Setup of sierra:
## cache
module cache(
    clk,
    proc_reset,
    proc_read,
    proc_write,
    proc_addr,
    proc_wdata,
    proc_stall,
    proc_rdata,
    mem_read,
    mem_write,
    mem_addr,
    mem_rdata,
    mem_wdata,
    mem_ready
);
Size in the first run: about 5200 cells after synthesis, ~1200 flip-flops, about 390 I/O pins, about 60000 sq um of cells after synthesis.
Settings: LEC_CHECK=0, CAP_MARGIN=20, CORE_MARGIN=2, CORE_UTILIZATION=72, CTS_CLUSTER_SIZE=49, HOLD_SLACK_MARGIN=-0.09, MAX_ROUTING_LAYER=met4, PLACE_DENSITY=0.73, SLEW_MARGIN=20; clock period 4.42 ns.
run.sh (not shown) runs the stock make flow with config.mk's settings and CLKGATE_MAP_FILE=.
sierra: flow complete, layout not clean; failing: setup timing
Setup changes, sierra to lagoon
Settings: CTS_CLUSTER_SIZE: 49 -> 50; CAP_MARGIN: 20 -> 30; HOLD_SLACK_MARGIN: -0.09 -> unset; PLACE_DENSITY: 0.73 -> 0.81; the clock period (ns, I/O delays scaled along): 4.42 -> 4.18.
==> results <==
- lagoon did not finish; the tool stopped in global routing (5_1_grt) with error ODB-0269.
- The layout from sierra, despite a flow that completed every stage, fails the layout checks, with the failing checks listed as setup timing.
- Synthesized cell count delta (sierra -> lagoon): insignificant
- When lagoon is set beside sierra, its count of buffers added by post-CTS timing repair for setup turns out to be 34 larger.
- Comparing sierra against lagoon, there is no change at all in area of the mapped netlist.
For pepper, these inputs were changed with respect to lagoon:
Settings: MAX_ROUTING_LAYER: met4 -> unset; CORE_UTILIZATION: 72 -> 45; SETUP_SLACK_MARGIN: unset -> 0.59; CTS_CLUSTER_SIZE: 50 -> unset; PLACE_DENSITY: 0.81 -> 0.6; CAP_MARGIN: 30 -> 20; the clock period (ns, I/O delays scaled along): 4.18 -> 7.53.
==> results <==
pepper went all the way through the flow, and no timing, DRC or antenna check failed.
Total instance count after detailed placement on pepper is up relative to lagoon.
[compare] base=lagoon new=pepper: post-synthesis instance area saw little to no change; die width saw an increase; area of the core region saw an increase; number of distinct library cells after synthesis saw little to no change.
Inputs modified between pepper and willow:
Settings: an added CTS_CLUSTER_SIZE of 50; a change of PLACE_DENSITY from 0.6 to 0.64; a change of SETUP_SLACK_MARGIN from 0.59 to -0.27; a change of CORE_UTILIZATION from 45 to 72; an added MAX_ROUTING_LAYER of met4; an added TNS_END_PERCENT of 40; an added HOLD_SLACK_MARGIN of -0.08; a change of the clock period (ns, I/O delays scaled along) from 7.53 to 4.18.
==> comparison <==
willow finished all stages; however, its layout fails the closing checks, the failures being setup timing. Changes observed in willow relative to pepper: height of the die dropped 21%; arrival time of the worst setup path dropped 1.57 ns; clock tree buffer count of the final layout dropped 9.3%. Looking at power, willow sits 26 mW above pepper. Going from pepper to willow, number of antenna violations at the first check in global routing +about 90%, core utilization of the finished layout now larger.
### willow -> indigo
Settings: putting CTS_CLUSTER_DIAMETER at 354 where nothing was set; swapping 20 for 15 in SLEW_MARGIN; clearing MAX_ROUTING_LAYER, which used to be met4; clearing PLACE_DENSITY, which used to be 0.64; swapping -0.27 for 1.65 in SETUP_SLACK_MARGIN; swapping 72 for 34 in CORE_UTILIZATION; putting GPL_TIMING_DRIVEN at 1 where nothing was set; putting ABC_AREA at 0 where nothing was set; swapping 40 for 15 in TNS_END_PERCENT; clearing HOLD_SLACK_MARGIN, which used to be -0.08; putting CORE_ASPECT_RATIO at 1.65 where nothing was set; putting CELL_PAD_IN_SITES_DETAIL_PLACEMENT at 2 where nothing was set; swapping 50 for 67 in CTS_CLUSTER_SIZE; swapping 4.18 for 5.79 in the clock period (ns, I/O delays scaled along).
--- outcome ---
- Tool error GRT-0232 stopped indigo during global routing (5_1_grt); no final results.
- In the floorplan summary, indigo is listed with a die area greater than that of willow.
- Taking willow as the reference point, the instance area at placement of indigo falls by 2100 sq um.
- Taking willow as the reference, in indigo maximum clock path buffer count ~0 delta, HPWL after detailed placement +27%, share of synthesized area spent on multiplexers ~0 delta, core utilization at floorplan -38 points, number of buffers created by CTS -110.
- Compared with willow, post-CTS resize count in indigo increased by more than 100%.
- ~same count of flip-flops with a built-in enable after synthesis in willow and indigo
- Diff willow..indigo | post-synthesis sequential area ratio | unchanged
- Against willow, indigo reports a placeable core region that is higher.
For cedar, these inputs were changed with respect to indigo:
Settings: TNS_END_PERCENT no longer set, was 15; CAP_MARGIN now 30, was 20; CORE_ASPECT_RATIO no longer set, was 1.65; MAX_ROUTING_LAYER now met4, previously not set; CTS_CLUSTER_SIZE now 37, was 67; SETUP_SLACK_MARGIN now 0.62, was 1.65; CELL_PAD_IN_SITES_DETAIL_PLACEMENT no longer set, was 2; GPL_TIMING_DRIVEN no longer set, was 1; SLEW_MARGIN now 20, was 15; ABC_AREA no longer set, was 0; CTS_CLUSTER_DIAMETER no longer set, was 354; CORE_UTILIZATION now 68, was 34; HOLD_SLACK_MARGIN now 0.3, previously not set; the clock period (ns, I/O delays scaled along) now 4.18, was 5.79.
Notes after the runs:
cedar gives less horizontal die dimension than indigo did. Total instance count after detailed placement (cedar over indigo): decrease, about 9%. cedar vs indigo — total clock buffers created by CTS climbed by more than 100%. No final results exist for cedar, since it was stopped by error ODB-0269 during global routing (5_1_grt). Post-placement cell area in cedar vs indigo: up 3.6%. cedar vs. indigo: synthesized area divided by synthesized cell count barely changed; core region area dropped 50%; die area dropped about 50%. cedar against indigo: summed standard-cell area reported by yosys ~0 delta, number of setup buffers added after CTS shows an increase of 12, routability congestion estimate from global placement climbed 5.7%.

* * *

cache again, from the RTL that the note above started with.
==> flow/config.mk <==
export PLATFORM = sky130hd
export DESIGN_NAME = cache
export DESIGN_NICKNAME = cache
export VERILOG_FILES = /design/flow/design.v
export SDC_FILE = /design/flow/constraint.sdc
export NUM_CORES = 4
export LEC_CHECK = 0
export CAP_MARGIN = 30
export CELL_PAD_IN_SITES_DETAIL_PLACEMENT = 1
export CORE_ASPECT_RATIO = 1.17
export CORE_MARGIN = 6
export CORE_UTILIZATION = 45
export CTS_CLUSTER_DIAMETER = 93
export GPL_ROUTABILITY_DRIVEN = 1
export GPL_TIMING_DRIVEN = 0
export MAX_ROUTING_LAYER = met5
export PLACE_DENSITY = 0.6
export SLEW_MARGIN = 40
export TNS_END_PERCENT = 20
==> flow/constraint.sdc <==
create_clock -name core_clock -period 9.75 [get_ports {clk}]
set_input_delay 1.9500 -clock core_clock [delete_from_list [all_inputs] [get_ports {clk}]]
set_output_delay 1.9500 -clock core_clock [all_outputs]
set_load 0.01 [all_outputs]
The baseline finished but fails on negative setup slack.
Next try:
CAP_MARGIN = 20   (was 30)
CELL_PAD_IN_SITES_DETAIL_PLACEMENT = unset   (was 1)
CORE_ASPECT_RATIO = unset   (was 1.17)
CORE_MARGIN = 2   (was 6)
CORE_UTILIZATION = 66   (was 45)
CTS_CLUSTER_DIAMETER = unset   (was 93)
GPL_ROUTABILITY_DRIVEN = unset   (was 1)
GPL_TIMING_DRIVEN = unset   (was 0)
MAX_ROUTING_LAYER = met4   (was met5)
SLEW_MARGIN = 20   (was 40)
TNS_END_PERCENT = unset   (was 20)
clock period = 6.29 ns   (was 9.75 ns; I/O delays follow)
The changed run finished clean.
Clock power rises by 49%.
Worst setup slack improved by 0.53 ns.
Clock-buffer cell count fell by 14.
Cell area came out lower by 5.6%.

* * *

cache again, from the RTL that the note above started with.
clock: 5.2 ns
lec_check: 0
cap_margin: 20
core_margin: 2
core_utilization: 72
hold_slack_margin: -0.08
max_routing_layer: met4
place_density: 0.6
slew_margin: 20
The first run produced a layout that fails on setup timing.
Edit:
- CAP_MARGIN: 20 -> 25
- CELL_PAD_IN_SITES_DETAIL_PLACEMENT: unset -> 1
- CORE_ASPECT_RATIO: unset -> 1.17
- CORE_MARGIN: 2 -> 6
- CORE_UTILIZATION: 72 -> 45
- CTS_CLUSTER_DIAMETER: unset -> 178
- GPL_ROUTABILITY_DRIVEN: unset -> 1
- GPL_TIMING_DRIVEN: unset -> 0
- HOLD_SLACK_MARGIN: -0.08 -> unset
- MAX_ROUTING_LAYER: met4 -> met5
- SLEW_MARGIN: 20 -> 40
- TNS_END_PERCENT: unset -> 20
- clock period: 5.2 -> 9.75 ns (I/O delays scaled with it)
After rerunning:
- The new run finished but fails on setup timing
- non-clock buffer count goes up by 124
- clock skew stays flat
- die size goes up by 66%
- area after synthesis is unchanged
- register-to-register slack improved by 3000 ps
Edit:
- CAP_MARGIN: 25 -> 20
- CELL_PAD_IN_SITES_DETAIL_PLACEMENT: 1 -> unset
- CORE_ASPECT_RATIO: 1.17 -> unset
- CORE_MARGIN: 6 -> 2
- CTS_CLUSTER_DIAMETER: 178 -> unset
- GPL_ROUTABILITY_DRIVEN: 1 -> unset
- GPL_TIMING_DRIVEN: 0 -> unset
- MAX_ROUTING_LAYER: met5 -> unset
- SLEW_MARGIN: 40 -> 20
- TNS_END_PERCENT: 20 -> unset
- clock period: 9.75 -> 8.0 ns (I/O delays scaled with it)
Now the flow finished with timing, DRC and antenna clean.
Power climbs by 14%.
Critical path depth goes down by 3.
Clock power grows by about 19%.
Sequential cell count is unchanged.
Cell area falls by about 5%.
Final cell count falls by 5.3%.
Worst setup slack improves by 890 ps.
Synthesized cell count stays the same.
Wire length went down by about 34%.
Edit:
- CORE_UTILIZATION: 45 -> 72
- CTS_CLUSTER_DIAMETER: unset -> 373
- CTS_CLUSTER_SIZE: unset -> 41
- HOLD_SLACK_MARGIN: unset -> -0.09
- PLACE_DENSITY: 0.6 -> unset
- PLACE_DENSITY_LB_ADDON: unset -> 0.0
- SETUP_SLACK_MARGIN: unset -> 1.14
- TNS_END_PERCENT: unset -> 5
- clock period: 8.0 -> 4.18 ns (I/O delays scaled with it)
What happened: This time the run did not get past global routing (5_1_grt). Die size came out lower by 37%. Synthesized cell count stays the same. Synthesized area does not change.
Power and IR drop assume default switching activity.
